==> run a <==
## ArbTop
module ArbTop #(
    parameter   FIFO_DEPTH = 8,
    parameter   WIDTH = 64
)(
    input                       CLK,
    input                       ASynReset_N,
    input                       i_DataValid_A, i_DataValid_B, i_DataValid_C,
    input       [WIDTH-1:0]     i_DataIn_A,    i_DataIn_B,    i_DataIn_C,
    input                       i_DataGrant_D,
    output wire                 o_DataValid_D,
    output wire [WIDTH-1:0]     o_DataOut_D,
    output wire                 o_DataGrant_A, o_DataGrant_B, o_DataGrant_C
);
wire                SynReset_N;
wire  [2:0]         arb_req, arb_grant;
wire                PassA_DataVld, PassB_DataVld, PassC_DataVld;
wire  [WIDTH-1:0]   PassA_Data,    PassB_Data,    PassC_Data;
assign {o_DataGrant_C, o_DataGrant_B, o_DataGrant_A} = arb_grant;
assign o_DataValid_D = (PassA_DataVld || PassB_DataVld || PassC_DataVld);
assign o_DataOut_D = PassA_DataVld ? PassA_Data :
  ...
Settings: LEC_CHECK=0, ABC_AREA=0, CAP_MARGIN=35, CELL_PAD_IN_SITES_DETAIL_PLACEMENT=2, CORE_MARGIN=9, CORE_UTILIZATION=40, CTS_CLUSTER_DIAMETER=233, MAX_ROUTING_LAYER=met4, MIN_ROUTING_LAYER=met1, PLACE_DENSITY_LB_ADDON=0.07, SLEW_MARGIN=20, TNS_END_PERCENT=60; clock period 4.05 ns.
run.sh (not shown) runs the stock make flow with config.mk's settings and CLKGATE_MAP_FILE=.
==> run b (differences from run a) <==
- ABC_AREA: 0 -> not set
- CAP_MARGIN: 35 -> 20
- CELL_PAD_IN_SITES_DETAIL_PLACEMENT: 2 -> not set
- CORE_MARGIN: 9 -> 2
- CORE_UTILIZATION: 40 -> 72
- CTS_CLUSTER_DIAMETER: 233 -> 395
- CTS_CLUSTER_SIZE: not set -> 15
- MAX_ROUTING_LAYER: met4 -> not set
- MIN_ROUTING_LAYER: met1 -> not set
- PLACE_DENSITY_LB_ADDON: 0.07 -> 0.04
- SETUP_SLACK_MARGIN: not set -> 0.5
- TNS_END_PERCENT: 60 -> not set
==> flow/constraint.sdc (replaced) <==
create_clock -name core_clock -period 1.72 [get_ports {CLK}]
set_input_delay 0.3440 -clock core_clock [delete_from_list [all_inputs] [get_ports {CLK}]]
set_output_delay 0.3440 -clock core_clock [all_outputs]
set_load 0.01 [all_outputs]
==> flow.log <==
[report] implementation figures
[metrics] non-clock buffer contribution to total cell area: 6.80%
[metrics] outcome: complete, no violations
[metrics] placed instance area: 57600 um^2
[metrics] power of the clock network: 13.7 mW
[metrics] Design Area, Final: 62700 um^2
[metrics] Final setup violation count: 0
[metrics] GR met3 Demand/Resource: 5.51%
[metrics] share of the final layout cell area in sequential cells: 62.0%
[metrics] layout buffer count excluding clock buffers: 386
[metrics] number of gates given a new drive strength after cts: 9
[metrics] Met1 Routed Length: 71400 um
[metrics] worst setup path start: u_PassA.fifo_empty_reg
[metrics] internal power: 25.6 mW
[metrics] Cell Pwr Density: 535 nW/um^2
[metrics] pin count of the biggest net entering global routing: 115
[metrics] maximum vdd drop: 0.000457 V
That was run a.
==> flow.log <==
[report] implementation figures
[metrics] outcome: complete, but fails checks
[metrics] SO Viols: negative setup slack
[metrics] Cell Pwr Density: 1150 nW/um^2
[metrics] Design Area, Final: 66700 um^2
[metrics] final worst slack: -1.36 ns
[metrics] share of the final layout cell area in sequential cells: 58.3%
[metrics] Final setup violation count: 1310
[metrics] number of gates given a new drive strength after cts: 536
[metrics] maximum vdd drop: 0.00115 V
That was run b.


==> inputs of v38 <==
==> flow/design.v <==
module RstGen(
    input           clk,
    input           asrst_n,
    output wire     srst_n
);
reg  asrst_n_d1, asrst_n_d2;
always @(posedge clk or negedge asrst_n) begin
    if (!asrst_n) begin
        asrst_n_d1 <= 1'b0;
        asrst_n_d2 <= 1'b0;
    end
    else begin
        asrst_n_d1 <= asrst_n;
        asrst_n_d2 <= asrst_n_d1;
    end
end
assign srst_n = asrst_n_d2;
endmodule
module RoundRobinArbiter(
    input wire clk,
    input wire asrst,            
    input wire en,
    input wire [2:0] req_vld,
    output reg [2:0] o_grant
);
reg [2:0] last_grant;            
always @(*) begin
    if (en)
        case (last_grant)
            'b001: begin
                if      (req_vld[1]) o_grant = 3'b010;
                else if (req_vld[2]) o_grant = 3'b100;
                else if (req_vld[0]) o_grant = 3'b001;
                else                 o_grant = 3'b000;
            end
            'b010: begin
                if      (req_vld[2]) o_grant = 3'b100;
                else if (req_vld[0]) o_grant = 3'b001;
                else if (req_vld[1]) o_grant = 3'b010;
                else                 o_grant = 3'b000;
            end
            'b100: begin
                if      (req_vld[0]) o_grant = 3'b001;
                else if (req_vld[1]) o_grant = 3'b010;
                else if (req_vld[2]) o_grant = 3'b100;
                else                 o_grant = 3'b000;
            end
            default: o_grant <= 3'b000;
        endcase
    else
        o_grant <= 3'b000;
end
always @(posedge clk or posedge asrst) begin
    if (asrst) last_grant <= 'b100;
    else if (en && (| req_vld)) begin
        last_grant <= o_grant;
    end
end
endmodule
module SyncFIFO #(
    parameter DEPTH = 192,
    parameter WIDTH = 8
)(
    input                           clk,
    input                           asrst,   
    input                           wren,    
    input           [WIDTH-1:0]     wrdata,  
    output   wire                   full,    
    input                           rden,    
    output   reg    [WIDTH-1:0]     rddata,  
    output   wire                   empty    
);
localparam ADDR_WIDTH = $clog2(DEPTH);       
reg  [WIDTH-1:0] mem [0:DEPTH-1];            
reg  [ADDR_WIDTH-1:0] wrptr;                 
reg  [ADDR_WIDTH-1:0] rdptr;
reg  [ADDR_WIDTH:0] cnt;                     
always @(posedge clk or posedge asrst) begin
    if (asrst) begin
        rdptr  <= 'd0;
        rddata <= 'd0;
    end 
    else if (rden && !empty) begin
        rddata <= mem[rdptr];
        if (rdptr < DEPTH - 1) 
            rdptr <= rdptr + 'd1;
        else rdptr <= 'd0;
    end
end
always @(posedge clk or posedge asrst) begin
    if (asrst) begin
        wrptr <= 'd0;
    end 
    else if (wren && !full) begin
        mem[wrptr] <= wrdata;
        if (wrptr < DEPTH - 1) 
            wrptr <= wrptr + 'd1;
        else wrptr <= 'd0;
    end
end
always @(posedge clk or posedge asrst) begin
    if (asrst) 
        cnt <= 'd0;
    else if ((wren && !full) && !(rden && !empty))
        cnt <= cnt + 'd1;
    else if (!(wren && !full) && (rden && !empty))
        cnt <= cnt - 'd1;
end
assign full = (cnt == DEPTH);
assign empty = (cnt == 0);
endmodule
module SyncFIFO_Bypass #(
    parameter   DEPTH = 8,
    parameter   WIDTH = 64
)(
    input                       CLK,
    input                       Reset,       
    input                       i_WrEn,      
    input       [WIDTH-1:0]     i_WrData,    
    output wire                 o_Valid,     
    output wire [WIDTH-1:0]     o_Data,
    input                       i_Grant,
    output wire                 o_Grant
);
wire                    fifo_wren, fifo_rden;
wire                    fifo_empty;
wire  [WIDTH-1:0]       fifo_wrdata, fifo_rddata;
reg   [WIDTH-1:0]       i_WrData_reg;        
reg                     i_Grant_reg;         
reg                     fifo_empty_reg;      
always @(posedge CLK) begin
    i_WrData_reg <= i_WrData;
    i_Grant_reg  <= i_Grant;
    fifo_empty_reg <= fifo_empty;
end
assign o_Valid = i_Grant_reg;
assign fifo_wren = (i_WrEn && i_Grant && fifo_empty) ? 0 : i_WrEn;
assign fifo_wrdata = i_WrData;
assign fifo_rden = i_Grant;
assign o_Grant = fifo_empty ? i_WrEn : 1;
assign o_Data  = (i_Grant_reg && fifo_empty_reg) ? i_WrData_reg : fifo_rddata;
SyncFIFO #(
    .DEPTH      ( DEPTH         ),
    .WIDTH      ( WIDTH         )
)u_SyncFIFO(
    .clk        ( CLK           ),
    .asrst      ( Reset         ),
    .wren       ( fifo_wren     ),
    .wrdata     ( fifo_wrdata   ),
    .full       (               ),
    .rden       ( fifo_rden     ),
    .rddata     ( fifo_rddata   ),
    .empty      ( fifo_empty    )
);
endmodule
module PassC #(
    parameter WIDTH = 8
)(
    input                       CLK,
    input                       Reset,       
    input                       i_WrEn,      
    input       [WIDTH-1:0]     i_WrData,    
    output reg                  o_Valid,     
    output reg  [WIDTH-1:0]     o_Data,
    input                       i_Grant,
    output wire                 o_Grant
);
assign o_Grant = i_WrEn;
always @(posedge CLK or posedge Reset) begin
    if (Reset)
        o_Valid <= 'd0;
    else
        o_Valid <= i_Grant;
end
always @(posedge CLK or posedge Reset) begin
    if (Reset)
        o_Data  <= 'd0;
    else if (i_Grant)
        o_Data  <= i_WrData;
end
endmodule
module ArbTop #(
    parameter   FIFO_DEPTH = 8,
    parameter   WIDTH = 64
)(
    input                       CLK,
    input                       ASynReset_N,
    input                       i_DataValid_A, i_DataValid_B, i_DataValid_C,
    input       [WIDTH-1:0]     i_DataIn_A,    i_DataIn_B,    i_DataIn_C,
    input                       i_DataGrant_D,
    output wire                 o_DataValid_D,
    output wire [WIDTH-1:0]     o_DataOut_D,
    output wire                 o_DataGrant_A, o_DataGrant_B, o_DataGrant_C
);
wire                SynReset_N;
wire  [2:0]         arb_req, arb_grant;
wire                PassA_DataVld, PassB_DataVld, PassC_DataVld;
wire  [WIDTH-1:0]   PassA_Data,    PassB_Data,    PassC_Data;
assign {o_DataGrant_C, o_DataGrant_B, o_DataGrant_A} = arb_grant;
assign o_DataValid_D = (PassA_DataVld || PassB_DataVld || PassC_DataVld);
assign o_DataOut_D = PassA_DataVld ? PassA_Data :
                     PassB_DataVld ? PassB_Data :
                     PassC_DataVld ? PassC_Data :
                     0;
RstGen u_RstGen(
    .clk        ( CLK           ),
    .asrst_n    ( ASynReset_N   ),
    .srst_n     ( SynReset_N    )
);
RoundRobinArbiter u_RoundRobinArbiter(
    .clk        ( CLK           ),
    .asrst      ( ~SynReset_N   ),
    .en         ( i_DataGrant_D ),
    .req_vld    ( arb_req       ),
    .o_grant    ( arb_grant     )
);
SyncFIFO_Bypass #(
    .DEPTH      ( FIFO_DEPTH    ),
    .WIDTH      ( WIDTH         )
) u_PassA (
    .CLK        ( CLK           ),
    .Reset      ( ~SynReset_N   ),
    .i_Grant    ( arb_grant[0]  ),
    .i_WrEn     ( i_DataValid_A ),
    .i_WrData   ( i_DataIn_A    ),
    .o_Grant    ( arb_req[0]    ),
    .o_Valid    ( PassA_DataVld ),
    .o_Data     ( PassA_Data    )
);
SyncFIFO_Bypass #(
    .DEPTH      ( FIFO_DEPTH    ),
    .WIDTH      ( WIDTH         )
) u_PassB (
    .CLK        ( CLK           ),
    .Reset      ( ~SynReset_N   ),
    .i_Grant    ( arb_grant[1]  ),
    .i_WrEn     ( i_DataValid_B ),
    .i_WrData   ( i_DataIn_B    ),
    .o_Grant    ( arb_req[1]    ),
    .o_Valid    ( PassB_DataVld ),
    .o_Data     ( PassB_Data    )
);
PassC #(
    .WIDTH      ( WIDTH         )
)u_PassC (
    .CLK        ( CLK           ),
    .Reset      ( ~SynReset_N   ),
    .i_Grant    ( arb_grant[2]  ),
    .i_WrEn     ( i_DataValid_C ),
    .i_WrData   ( i_DataIn_C    ),
    .o_Grant    ( arb_req[2]    ),
    .o_Valid    ( PassC_DataVld ),
    .o_Data     ( PassC_Data    )
);
endmodule
==> flow/run.sh <==
#!/bin/bash
# the make line also repeats each setting of config.mk as NAME=value (left out here)
make -C /OpenROAD-flow-scripts/flow DESIGN_CONFIG=/design/flow/config.mk WORK_HOME=/design/flow/orfs CLKGATE_MAP_FILE= finish
==> flow/config.mk <==
export PLATFORM = sky130hd
export DESIGN_NAME = ArbTop
export DESIGN_NICKNAME = ArbTop
export VERILOG_FILES = /design/flow/design.v
export SDC_FILE = /design/flow/constraint.sdc
export NUM_CORES = 4
export LEC_CHECK = 0
export CAP_MARGIN = 20
export CORE_MARGIN = 5
export CORE_UTILIZATION = 40
export CTS_CLUSTER_SIZE = 67
export GPL_ROUTABILITY_DRIVEN = 0
export SLEW_MARGIN = 20
==> flow/constraint.sdc <==
create_clock -name core_clock -period 6.0 [get_ports {CLK}]
set_input_delay 1.2000 -clock core_clock [delete_from_list [all_inputs] [get_ports {CLK}]]
set_output_delay 1.2000 -clock core_clock [all_outputs]
set_load 0.01 [all_outputs]
==> v39 (differences from v38) <==
==> flow/config.mk (replaced) <==
export PLATFORM = sky130hd
export DESIGN_NAME = ArbTop
export DESIGN_NICKNAME = ArbTop
export VERILOG_FILES = /design/flow/design.v
export SDC_FILE = /design/flow/constraint.sdc
export NUM_CORES = 4
export LEC_CHECK = 0
export CAP_MARGIN = 40
export CORE_MARGIN = 2
export CORE_UTILIZATION = 72
export CTS_CLUSTER_DIAMETER = 360
export CTS_CLUSTER_SIZE = 18
export HOLD_SLACK_MARGIN = 0.29
export SETUP_SLACK_MARGIN = 0.21
export SLEW_MARGIN = 20
==> flow/constraint.sdc (replaced) <==
create_clock -name core_clock -period 2.74 [get_ports {CLK}]
set_input_delay 0.5480 -clock core_clock [delete_from_list [all_inputs] [get_ports {CLK}]]
set_output_delay 0.5480 -clock core_clock [all_outputs]
set_load 0.01 [all_outputs]
==> v35 (differences from v38) <==
==> flow/config.mk (replaced) <==
export PLATFORM = sky130hd
export DESIGN_NAME = ArbTop
export DESIGN_NICKNAME = ArbTop
export VERILOG_FILES = /design/flow/design.v
export SDC_FILE = /design/flow/constraint.sdc
export NUM_CORES = 4
export LEC_CHECK = 0
export ABC_AREA = 0
export CAP_MARGIN = 35
export CELL_PAD_IN_SITES_DETAIL_PLACEMENT = 2
export CORE_MARGIN = 9
export CORE_UTILIZATION = 40
export MAX_ROUTING_LAYER = met4
export MIN_ROUTING_LAYER = met2
export PLACE_DENSITY_LB_ADDON = 0.07
export SLEW_MARGIN = 20
==> flow/constraint.sdc (replaced) <==
create_clock -name core_clock -period 4.05 [get_ports {CLK}]
set_input_delay 0.8100 -clock core_clock [delete_from_list [all_inputs] [get_ports {CLK}]]
set_output_delay 0.8100 -clock core_clock [all_outputs]
set_load 0.01 [all_outputs]
==> qor summary <==
| metric | v39 | v35 | v38 |
|---|---|---|---|
| Result of the run | finished with violations | finished with violations | complete, no violations |
| Reasons for failing layout checks | setup timing | setup timing | - |
| Via count normalized by instance count | 7.158 | 7.573 | 5.598 |
| Later-pin clock latency in the skew report | 0.65 ns | 0.79 ns | 0.74 ns |
| Post-route fraction of the period consumed by the critical path | 108.1% | 100.8% | 81.56% |
| Met3 wire len | 16560 um | 75790 um | 9761 um |
| Unrepaired setup endpoints after global routing | true | false | false |
| Inserted Clock Buffers | 86 | 150 | 142 |
| Met2 track utilization from global routing | 60.44% | 42.13% | 31.21% |
| Placed Instances | 4247 | 4903 | 4865 |
| Arrival @ worst endpoint | 2.41 ns | 3.27 ns | 3.69 ns |
| Power density normalized to cell area | 693.3 nW/um2 | 545.0 nW/um2 | 355.1 nW/um2 |
| Maximum number of pins on one net before global-route repair | 133 | 97 | 112 |
| Global-route wire length before repair | 205700 um | 247500 um | 204500 um |
| Tool warnings | 49 | 42 | 43 |
Power is estimated from default activity; no workload was simulated.
